==> run D <==
==> flow/design.v (excerpt) <==
module AuctionSearch(
  input         clock,
  input         reset,
  output        io_rewardIn_0_ready,
  input         io_rewardIn_0_valid,
  input  [7:0]  io_rewardIn_0_reward,
  input  [10:0] io_rewardIn_0_idx,
  input         io_rewardIn_0_last,
  output [10:0] io_agentIdx_0,
  input  [7:0]  io_price_0,
  output        io_rewardIn_1_ready,
  input         io_rewardIn_1_valid,
  input  [7:0]  io_rewardIn_1_reward,
  input  [10:0] io_rewardIn_1_idx,
  output [10:0] io_agentIdx_1,
  input  [7:0]  io_price_1,
  output        io_rewardIn_2_ready,
  input         io_rewardIn_2_valid,
  input  [7:0]  io_rewardIn_2_reward,
  input  [10:0] io_rewardIn_2_idx,
  output [10:0] io_agentIdx_2,
  input  [7:0]  io_price_2,
  output        io_rewardIn_3_ready,
  input         io_rewardIn_3_valid,
  input  [7:0]  io_rewardIn_3_reward,
  input  [10:0] io_rewardIn_3_idx,
  output [10:0] io_agentIdx_3,
  input  [7:0]  io_price_3,
  output        io_rewardIn_4_ready,
  input         io_rewardIn_4_valid,
  input  [7:0]  io_rewardIn_4_reward,
  input  [10:0] io_rewardIn_4_idx,
  output [10:0] io_agentIdx_4,
  input  [7:0]  io_price_4,
  output        io_rewardIn_5_ready,
  input         io_rewardIn_5_valid,
  input  [7:0]  io_rewardIn_5_reward,
  input  [10:0] io_rewardIn_5_idx,
  output [10:0] io_agentIdx_5,
  input  [7:0]  io_price_5,
  output        io_rewardIn_6_ready,
  input         io_rewardIn_6_valid,
  input  [7:0]  io_rewardIn_6_reward,
  input  [10:0] io_rewardIn_6_idx,
  output [10:0] io_agentIdx_6,
  input  [7:0]  io_price_6,
  output        io_rewardIn_7_ready,
  input         io_rewardIn_7_valid,
  input  [7:0]  io_rewardIn_7_reward,
  input  [10:0] io_rewardIn_7_idx,
  output [10:0] io_agentIdx_7,
  input  [7:0]  io_price_7,
  input         io_resultOut_ready,
  output        io_resultOut_valid,
  output [10:0] io_resultOut_winner,
  output [7:0]  io_resultOut_bid
);
make LEC_CHECK=0 ABC_AREA=1 CAP_MARGIN=20 CELL_PAD_IN_SITES_DETAIL_PLACEMENT=1 CELL_PAD_IN_SITES_GLOBAL_PLACEMENT=1 CORE_MARGIN=6 CORE_UTILIZATION=33 CTS_CLUSTER_SIZE=55 GPL_ROUTABILITY_DRIVEN=0 GPL_TIMING_DRIVEN=0 MIN_ROUTING_LAYER=met2 PLACE_DENSITY=0.39 SETUP_SLACK_MARGIN=0.68 SLEW_MARGIN=20 TNS_END_PERCENT=45 finish   # period 6.78 ns
run.sh (not shown) runs the stock make flow with config.mk's settings and CLKGATE_MAP_FILE=.
==> run R (differences from run D) <==
ABC_AREA = not set   (was 1)
CELL_PAD_IN_SITES_DETAIL_PLACEMENT = not set   (was 1)
CELL_PAD_IN_SITES_GLOBAL_PLACEMENT = not set   (was 1)
CORE_MARGIN = 2   (was 6)
CORE_UTILIZATION = 40   (was 33)
CTS_CLUSTER_SIZE = not set   (was 55)
GPL_ROUTABILITY_DRIVEN = not set   (was 0)
GPL_TIMING_DRIVEN = not set   (was 0)
MIN_ROUTING_LAYER = not set   (was met2)
PLACE_DENSITY = 0.6   (was 0.39)
SETUP_SLACK_MARGIN = 0.42   (was 0.68)
TNS_END_PERCENT = not set   (was 45)
==> flow/constraint.sdc (replaced) <==
create_clock -name core_clock -period 3.8 [get_ports {clock}]
set_input_delay 0.7600 -clock core_clock [delete_from_list [all_inputs] [get_ports {clock}]]
set_output_delay 0.7600 -clock core_clock [all_outputs]
set_load 0.01 [all_outputs]
==> run Z (differences from run D) <==
ABC_AREA = not set   (was 1)
CELL_PAD_IN_SITES_DETAIL_PLACEMENT = not set   (was 1)
CELL_PAD_IN_SITES_GLOBAL_PLACEMENT = not set   (was 1)
CORE_MARGIN = 2   (was 6)
CORE_UTILIZATION = 71   (was 33)
CTS_CLUSTER_SIZE = not set   (was 55)
GPL_ROUTABILITY_DRIVEN = not set   (was 0)
GPL_TIMING_DRIVEN = not set   (was 0)
MIN_ROUTING_LAYER = not set   (was met2)
PLACE_DENSITY = not set   (was 0.39)
SETUP_SLACK_MARGIN = -0.2   (was 0.68)
TNS_END_PERCENT = not set   (was 45)
==> flow/constraint.sdc (replaced) <==
create_clock -name core_clock -period 2.12 [get_ports {clock}]
set_input_delay 0.4240 -clock core_clock [delete_from_list [all_inputs] [get_ports {clock}]]
set_output_delay 0.4240 -clock core_clock [all_outputs]
set_load 0.01 [all_outputs]
==> impl_metrics.json <==
{
  "r2r_start": "search.compRegs_2_0_benefit[0]",
  "core-area_mm2": 0.120,
  "reg2reg_depth": 16,
  "gr-usage-met2_pct": 37.0,
  "stdcell_count": 8099,
  "outcome": "finished clean"
}
-- figures above: run R

==> impl_metrics.json <==
{
  "dp_hpwl_um": 110000,
  "haltStage": "clock tree synthesis (4_1_cts)",
  "dp_slack_ps": -1290,
  "core-area_mm2": 0.0673,
  "edf_count": 0,
  "ys_cells": 6125,
  "outcome": "stopped before the end",
  "stop_error": "[ERROR DPL-0033] detailed placement checks failed during check placement.",
  "yosysWarnings": 2
}
-- figures above: run Z

==> impl_metrics.json <==
{
  "outcome": "finished clean",
  "r2r_start": "search.slast_valid",
  "reg2reg_depth": 9,
  "crit_start": "io_resultOut_ready",
  "n_all_buffers": 740,
  "gr-usage-met2_pct": 45.7,
  "wl_met2_um": 112000,
  "core-area_mm2": 0.153
}
-- figures above: run D


========
==> run a: inputs <==
AuctionSearch again, from the RTL that the note above started with.
clock: 4.0 ns
lec_check: 0
cap_margin: 20
core_margin: 2
core_utilization: 40
cts_cluster_size: 92
hold_slack_margin: 0.05
max_routing_layer: met4
place_density: 0.6
slew_margin: 20
==> inputs of run b, as changes to run a <==
- CORE_UTILIZATION: 40 -> 71
- CTS_CLUSTER_SIZE: 92 -> default
- HOLD_SLACK_MARGIN: 0.05 -> default
- MAX_ROUTING_LAYER: met4 -> default
- PLACE_DENSITY: 0.6 -> default
==> flow/constraint.sdc (replaced) <==
create_clock -name core_clock -period 3.2 [get_ports {clock}]
set_input_delay 0.6400 -clock core_clock [delete_from_list [all_inputs] [get_ports {clock}]]
set_output_delay 0.6400 -clock core_clock [all_outputs]
set_load 0.01 [all_outputs]
==> inputs of run c, as changes to run a <==
- CORE_UTILIZATION: 40 -> 25
- CTS_CLUSTER_SIZE: 92 -> default
- HOLD_SLACK_MARGIN: 0.05 -> default
- MAX_ROUTING_LAYER: met4 -> default
==> flow/constraint.sdc (replaced) <==
create_clock -name core_clock -period 3.8 [get_ports {clock}]
set_input_delay 0.7600 -clock core_clock [delete_from_list [all_inputs] [get_ports {clock}]]
set_output_delay 0.7600 -clock core_clock [all_outputs]
set_load 0.01 [all_outputs]
==> summary of the runs <==
- Between run c and run a, the lower hold slack is in run c (gap 0.0036 ns).
- Combinational power, highest first: run b, run c, run a.
- Run a produced a clean layout. Run c ran to the end with no violations. Run b completed, yet does not pass: negative setup slack.
- Clock skew: run c is lower than run b (0.032 ns).
- Of run b and run a, run b has the higher sequential power (gap 26%, measured against run a).
- Non-clock buffer count, lowest first: run c, run a, run b.

========
==> trial 9: inputs <==
AuctionSearch again, from the RTL that the note above started with.
export LEC_CHECK = 0
export CAP_MARGIN = 25
export CORE_MARGIN = 2
export CORE_UTILIZATION = 72
export CTS_CLUSTER_SIZE = 100
export GPL_ROUTABILITY_DRIVEN = 0
export HOLD_SLACK_MARGIN = -0.09
export MAX_ROUTING_LAYER = met4
export MIN_ROUTING_LAYER = met1
export SETUP_SLACK_MARGIN = 0.52
export SLEW_MARGIN = 20
export TNS_END_PERCENT = 25
create_clock -name core_clock -period 4.56 [get_ports {clock}]
==> trial 69: changes against trial 9 <==
CAP_MARGIN = 20   (was 25)
CTS_CLUSTER_SIZE = unset   (was 100)
GPL_ROUTABILITY_DRIVEN = unset   (was 0)
HOLD_SLACK_MARGIN = unset   (was -0.09)
MAX_ROUTING_LAYER = unset   (was met4)
MIN_ROUTING_LAYER = unset   (was met1)
PLACE_DENSITY = 0.79   (was unset)
SETUP_SLACK_MARGIN = unset   (was 0.52)
TNS_END_PERCENT = 5   (was 25)
==> flow/constraint.sdc (replaced) <==
create_clock -name core_clock -period 3.25 [get_ports {clock}]
set_input_delay 0.6500 -clock core_clock [delete_from_list [all_inputs] [get_ports {clock}]]
set_output_delay 0.6500 -clock core_clock [all_outputs]
set_load 0.01 [all_outputs]
==> build 82: changes against trial 9 <==
CAP_MARGIN = 20   (was 25)
CORE_UTILIZATION = 9   (was 72)
CTS_CLUSTER_SIZE = unset   (was 100)
GPL_ROUTABILITY_DRIVEN = unset   (was 0)
HOLD_SLACK_MARGIN = unset   (was -0.09)
MAX_ROUTING_LAYER = unset   (was met4)
MIN_ROUTING_LAYER = unset   (was met1)
PLACE_DENSITY = 0.6   (was unset)
SETUP_SLACK_MARGIN = unset   (was 0.52)
TNS_END_PERCENT = unset   (was 25)
==> flow/constraint.sdc (replaced) <==
create_clock -name core_clock -period 4.15 [get_ports {clock}]
set_input_delay 0.8300 -clock core_clock [delete_from_list [all_inputs] [get_ports {clock}]]
set_output_delay 0.8300 -clock core_clock [all_outputs]
set_load 0.01 [all_outputs]
==> qor summary <==
metric                                                                   trial 9        build 82                  trial 69
Outcome                                                           finished clean  finished clean  finished with violations
Layout check failures                                                          -               -              setup timing
Core Area                                                             0.0661 mm2       0.536 mm2                0.0661 mm2
Switching Power                                                        0.00519 W       0.00629 W                 0.00794 W
Sum of internal, switching and leakage power                            0.0203 W        0.0231 W                  0.0294 W
Count of plain and timing-repair buffers in the layout                       406             434                       669
Die Height                                                                263 um          737 um                    263 um
Data-path buffer share of cell area in the final layout                    7.39%           6.81%                     10.8%
Worst rel slew slack                                                       27.5%           19.7%                     38.1%
GR Layer Usage met3                                                        5.57%           1.60%                     8.53%
Total of fill cells in the finished design                                  4228           61900                      3125
Clock distribution power                                               0.00849 W        0.0100 W                  0.0121 W
Fraction of power consumed by combinational cells                          12.5%           12.5%                     14.5%
Drt via density                                                             6.04            3.10                      6.46
Pleak                                                                    22.1 nW         22.3 nW                   23.7 nW
Design area                                                           0.0554 mm2      0.0638 mm2                0.0586 mm2
Standard-cell rows                                                            94             269                        94
Net count of the finished layout                                            6784            6816                      7048
Number of DRC markers after the initial detailed-route iteration            4532            2973                      6288
Power Density                                                         366 mW/mm2      362 mW/mm2                501 mW/mm2
Setup skew after layout                                                0.0483 ns       0.0684 ns                 0.0438 ns
Unrepaired setup endpoints after global routing                             true               -                      true
Sequential share of power                                                  45.7%           44.1%                     44.4%
Worst-case hold slack                                                   0.448 ns        0.420 ns                  0.450 ns
Post-DP HPWL                                                            90600 um       137000 um                  99100 um

========
==> inputs of exp/quartz <==
Starting RTL as in the previous note.
export LEC_CHECK = 0
export ABC_AREA = 0
export CAP_MARGIN = 20
export CELL_PAD_IN_SITES_GLOBAL_PLACEMENT = 1
export CORE_ASPECT_RATIO = 0.64
export CORE_MARGIN = 3
export CORE_UTILIZATION = 33
export CTS_CLUSTER_SIZE = 68
export GPL_TIMING_DRIVEN = 1
export HOLD_SLACK_MARGIN = 0.02
export MAX_ROUTING_LAYER = met4
export PLACE_DENSITY_LB_ADDON = 0.06
export SETUP_SLACK_MARGIN = -0.3
export SLEW_MARGIN = 15
create_clock -name core_clock -period 3.14 [get_ports {clock}]
==> inputs of exp/fjord, as changes to exp/quartz <==
Settings changed: ABC_AREA 0 to default, CELL_PAD_IN_SITES_GLOBAL_PLACEMENT 1 to default, CORE_ASPECT_RATIO 0.64 to default, CORE_MARGIN 3 to 2, CORE_UTILIZATION 33 to 70, CTS_CLUSTER_SIZE 68 to 52, GPL_TIMING_DRIVEN 1 to default, HOLD_SLACK_MARGIN 0.02 to default, MAX_ROUTING_LAYER met4 to default, PLACE_DENSITY_LB_ADDON 0.06 to default, SETUP_SLACK_MARGIN -0.3 to 0.31, SLEW_MARGIN 15 to 20.
==> flow/constraint.sdc (replaced) <==
create_clock -name core_clock -period 3.25 [get_ports {clock}]
set_input_delay 0.6500 -clock core_clock [delete_from_list [all_inputs] [get_ports {clock}]]
set_output_delay 0.6500 -clock core_clock [all_outputs]
set_load 0.01 [all_outputs]
==> inputs of exp/yarrow, as changes to exp/quartz <==
Settings changed: ABC_AREA 0 to default, CELL_PAD_IN_SITES_GLOBAL_PLACEMENT 1 to default, CORE_ASPECT_RATIO 0.64 to default, CORE_MARGIN 3 to 2, CORE_UTILIZATION 33 to 72, CTS_CLUSTER_SIZE 68 to default, GPL_TIMING_DRIVEN 1 to default, HOLD_SLACK_MARGIN 0.02 to default, MAX_ROUTING_LAYER met4 to default, PLACE_DENSITY from default to 0.67, PLACE_DENSITY_LB_ADDON 0.06 to default, SETUP_SLACK_MARGIN -0.3 to default, SLEW_MARGIN 15 to 35.
==> flow/constraint.sdc (replaced) <==
create_clock -name core_clock -period 3.25 [get_ports {clock}]
set_input_delay 0.6500 -clock core_clock [delete_from_list [all_inputs] [get_ports {clock}]]
set_output_delay 0.6500 -clock core_clock [all_outputs]
set_load 0.01 [all_outputs]
==> inputs of exp/juniper, as changes to exp/quartz <==
Settings changed: ABC_AREA 0 to default, CELL_PAD_IN_SITES_GLOBAL_PLACEMENT 1 to default, CORE_ASPECT_RATIO 0.64 to default, CORE_MARGIN 3 to 2, CORE_UTILIZATION 33 to 40, CTS_CLUSTER_SIZE 68 to default, GPL_TIMING_DRIVEN 1 to default, HOLD_SLACK_MARGIN 0.02 to -0.05, MAX_ROUTING_LAYER met4 to default, MIN_ROUTING_LAYER from default to met2, PLACE_DENSITY_LB_ADDON 0.06 to default, SETUP_SLACK_MARGIN -0.3 to default, SLEW_MARGIN 15 to 35.
==> flow/constraint.sdc (replaced) <==
create_clock -name core_clock -period 4.0 [get_ports {clock}]
set_input_delay 0.8000 -clock core_clock [delete_from_list [all_inputs] [get_ports {clock}]]
set_output_delay 0.8000 -clock core_clock [all_outputs]
set_load 0.01 [all_outputs]
==> reports/metrics.yaml <==
power_frac_seq: 0.431
so_faults: "setup timing"
fin_ws_ns: -1.20
status: "complete, but fails checks"
setup_viol_count_final: 96
The numbers above come from exp/fjord.

==> reports/metrics.yaml <==
fin_ws_ns: 0.147
critical_path_class: "flop to output pin"
status: "timing/DRC/antenna clean"
topCellsByArea: "dfxtp_1 41%, nand2_1 12%, a21oi_1 9.0%, ha_1 7.9%, mux2i_1 3.4%"
cts-hold-fix-buffers: 0
highest_layer: "met5"
power_frac_seq: 0.440
setup_viol_count_final: 0
The numbers above come from exp/juniper.

==> reports/metrics.yaml <==
status: "complete, but fails checks"
so_faults: "setup timing"
fin_ws_ns: -0.257
setup_viol_count_final: 157
syn_inst: 6125
seq_share: 0.320
power_frac_seq: 0.431
The numbers above come from exp/quartz.

==> reports/metrics.yaml <==
status: "complete, but fails checks"
so_faults: "setup timing"
mi_logic_area_sq_um: 27500
reg2reg_slack_ns: -0.48
fin_ws_ns: -0.481
seq_area_sq_um: 20000
setup_viol_count_final: 65
power_frac_seq: 0.432
The numbers above come from exp/yarrow.


========
==> 08-27 <==
Starting RTL as in the previous note.
make LEC_CHECK=0 ABC_AREA=0 CAP_MARGIN=20 CORE_MARGIN=2 CORE_UTILIZATION=50 CTS_CLUSTER_DIAMETER=335 GPL_ROUTABILITY_DRIVEN=1 MIN_ROUTING_LAYER=met2 SLEW_MARGIN=20 finish   # period 4.33 ns
==> inputs of 01-06, as changes to 08-27 <==
==> flow/config.mk (replaced) <==
export PLATFORM = sky130hd
export DESIGN_NAME = AuctionSearch
export DESIGN_NICKNAME = AuctionSearch
export VERILOG_FILES = /design/flow/design.v
export SDC_FILE = /design/flow/constraint.sdc
export NUM_CORES = 4
export LEC_CHECK = 0
export ABC_AREA = 1
export CAP_MARGIN = 0
export CORE_MARGIN = 2
export CORE_UTILIZATION = 68
export GPL_ROUTABILITY_DRIVEN = 1
export HOLD_SLACK_MARGIN = 0.3
export MAX_ROUTING_LAYER = met4
export MIN_ROUTING_LAYER = met1
export SLEW_MARGIN = 20
export TNS_END_PERCENT = 70
==> flow/constraint.sdc (replaced) <==
create_clock -name core_clock -period 2.11 [get_ports {clock}]
set_input_delay 0.4220 -clock core_clock [delete_from_list [all_inputs] [get_ports {clock}]]
set_output_delay 0.4220 -clock core_clock [all_outputs]
set_load 0.01 [all_outputs]
==> inputs of 08-02, as changes to 08-27 <==
==> flow/config.mk (replaced) <==
export PLATFORM = sky130hd
export DESIGN_NAME = AuctionSearch
export DESIGN_NICKNAME = AuctionSearch
export VERILOG_FILES = /design/flow/design.v
export SDC_FILE = /design/flow/constraint.sdc
export NUM_CORES = 4
export LEC_CHECK = 0
export CAP_MARGIN = 20
export CORE_MARGIN = 2
export CORE_UTILIZATION = 21
export PLACE_DENSITY = 0.6
export SLEW_MARGIN = 20
==> flow/constraint.sdc (replaced) <==
create_clock -name core_clock -period 4.52 [get_ports {clock}]
set_input_delay 0.9040 -clock core_clock [delete_from_list [all_inputs] [get_ports {clock}]]
set_output_delay 0.9040 -clock core_clock [all_outputs]
set_load 0.01 [all_outputs]
==> comparison <==
08-27 completed with no timing, DRC or antenna violations. 08-02 finished with timing, DRC and antenna clean. 01-06 did not get past global routing (5_1_grt).
In 08-27 the wire length is larger than in 08-02, by about 0.9%.
Synthesized area: 01-06 is larger than 08-27 (about 6%).
Sequential power: 08-27 is larger than 08-02 (about 4.6%).
Combinational power: 08-27 is higher than 08-02 (about 7%).
In 08-02 the worst setup slack is lower than in 08-27, by 150 ps.
No activity file was given, so power comes from the tool's default toggle rates.
